Design FIFO, start of the top module:
module FIFO(clk, rst, wr_en, rd_en, buf_in, buf_out, buf_empty, buf_full, fifo_counter);
Size: roughly 1100 cells after synthesis, roughly 540 flip-flops, ~29 I/O pins.
Settings: LEC_CHECK=0, ABC_AREA=0, CAP_MARGIN=20, CORE_MARGIN=5, CORE_UTILIZATION=16, PLACE_DENSITY=0.45, SLEW_MARGIN=20; clock period 2.05 ns.
run.sh (not shown) runs the stock make flow with config.mk's settings and CLKGATE_MAP_FILE=.
The baseline finished with negative setup slack left.
Next try:
- ABC_AREA: 0 -> default
- CORE_MARGIN: 5 -> 2
- CORE_UTILIZATION: 16 -> 40
- PLACE_DENSITY: 0.45 -> default
- clock period: 2.05 -> 5.0 ns (I/O delays scaled with it)
After rerunning: Now the flow went through all stages and came out clean; power drops by 65%; sequential share of layout area rose by 10 points; routed wire length falls by 14%; synthesized cell count stays the same; utilization rises by 24 points; global-route usage goes up by 9.8 points; cell count shrinks by 41%; setup slack is better by 1.9 ns.
Next try:
- CORE_UTILIZATION: 40 -> 72
- SETUP_SLACK_MARGIN: default -> -0.19
- clock period: 5.0 -> 2.08 ns (I/O delays scaled with it)
Now the flow completed, yet does not pass: negative setup slack.
Power increases to 2.8 times its value.
Global-route usage increases by 18 points.
Synthesized cell count stays the same.
First-iteration DRC count increases by 66%.
Cell count decreases by 5.3%.
Combinational power increases to 4.0 times its value.
Via count increases by 19%.
Sequential power increases by 130%.

========
FIFO again, from the RTL that the note above started with.
export LEC_CHECK = 0
export CAP_MARGIN = 5
export CORE_MARGIN = 2
export CORE_UTILIZATION = 66
export CTS_CLUSTER_SIZE = 54
export SLEW_MARGIN = 20
export TNS_END_PERCENT = 5
create_clock -name core_clock -period 4.1 [get_ports {clk}]
The first run completed with no timing, DRC or antenna violations.
Then changed:
ABC_AREA = 1   (was unset)
CAP_MARGIN = 20   (was 5)
CORE_ASPECT_RATIO = 1.42   (was unset)
CORE_UTILIZATION = 72   (was 66)
CTS_CLUSTER_SIZE = unset   (was 54)
TNS_END_PERCENT = unset   (was 5)
clock period = 2.06 ns   (was 4.1 ns; I/O delays follow)
Effect: With this change the flow finished but fails on setup timing. Worst setup slack loses 0.90 ns. Non-clock buffer count is higher by 139. Clock-buffer cell count came out higher by 4. Total power is higher by 140%. Cell area climbs by 15%. Utilization is higher by 11 points. Hold slack degrades by 0.38 ns. Global-route usage increases by 7.0 points. Die area shrinks by 1.3%.
Then changed:
ABC_AREA = unset   (was 1)
CORE_ASPECT_RATIO = unset   (was 1.42)
CTS_CLUSTER_SIZE = 15   (was unset)
PLACE_DENSITY_LB_ADDON = 0.05   (was unset)
SETUP_SLACK_MARGIN = 0.59   (was unset)
Result: The new run finished with setup timing left. Final cell count drops by 36%. Clock-buffer cell count grows by 6. Worst setup slack gets worse by 0.50 ns. Sequential power hardly moves. Synthesized area goes down by about 7%. Total power fell by 9.9%. Routed wire length shrinks by 8.8%. Design area drops by about 6%.
Then changed:
ABC_AREA = 1   (was unset)
CTS_CLUSTER_DIAMETER = 359   (was unset)
SETUP_SLACK_MARGIN = -0.1   (was 0.59)
Effect:
- The changed run completed and failed the layout checks on setup timing
- critical path depth goes up by 3
- routed wire length decreases by 1.4%
- global-route usage drops by 1.2 points
Then changed:
CTS_CLUSTER_DIAMETER = unset   (was 359)
CTS_CLUSTER_SIZE = unset   (was 15)
PLACE_DENSITY_LB_ADDON = unset   (was 0.05)
SETUP_SLACK_MARGIN = unset   (was -0.1)
clock period = 6.49 ns   (was 2.06 ns; I/O delays follow)
With this change the flow finished clean.
Setup slack improves by 2.7 ns.
Core utilization is lower by 4.0 points.
Count of clock-buffer cells in the layout decreases by 13.
Power is lower by 69%.
Global-route usage went up by 0.24 points.
Via count drops by 3.3%.
Sequential cell count stays the same.
Then changed:
ABC_AREA = unset   (was 1)
CORE_UTILIZATION = 40   (was 72)
clock period = 3.71 ns   (was 6.49 ns; I/O delays follow)
Outcome: The changed run passed the timing, design-rule and antenna checks. Power went up by 68%. Die size went up by about 66%. Worst hold slack is better by 0.046 ns. Utilization went down by 32 points. Sequential share of layout area barely changes. Setup slack is worse by 2.4 ns.
Power is estimated from default activity; no workload was simulated.
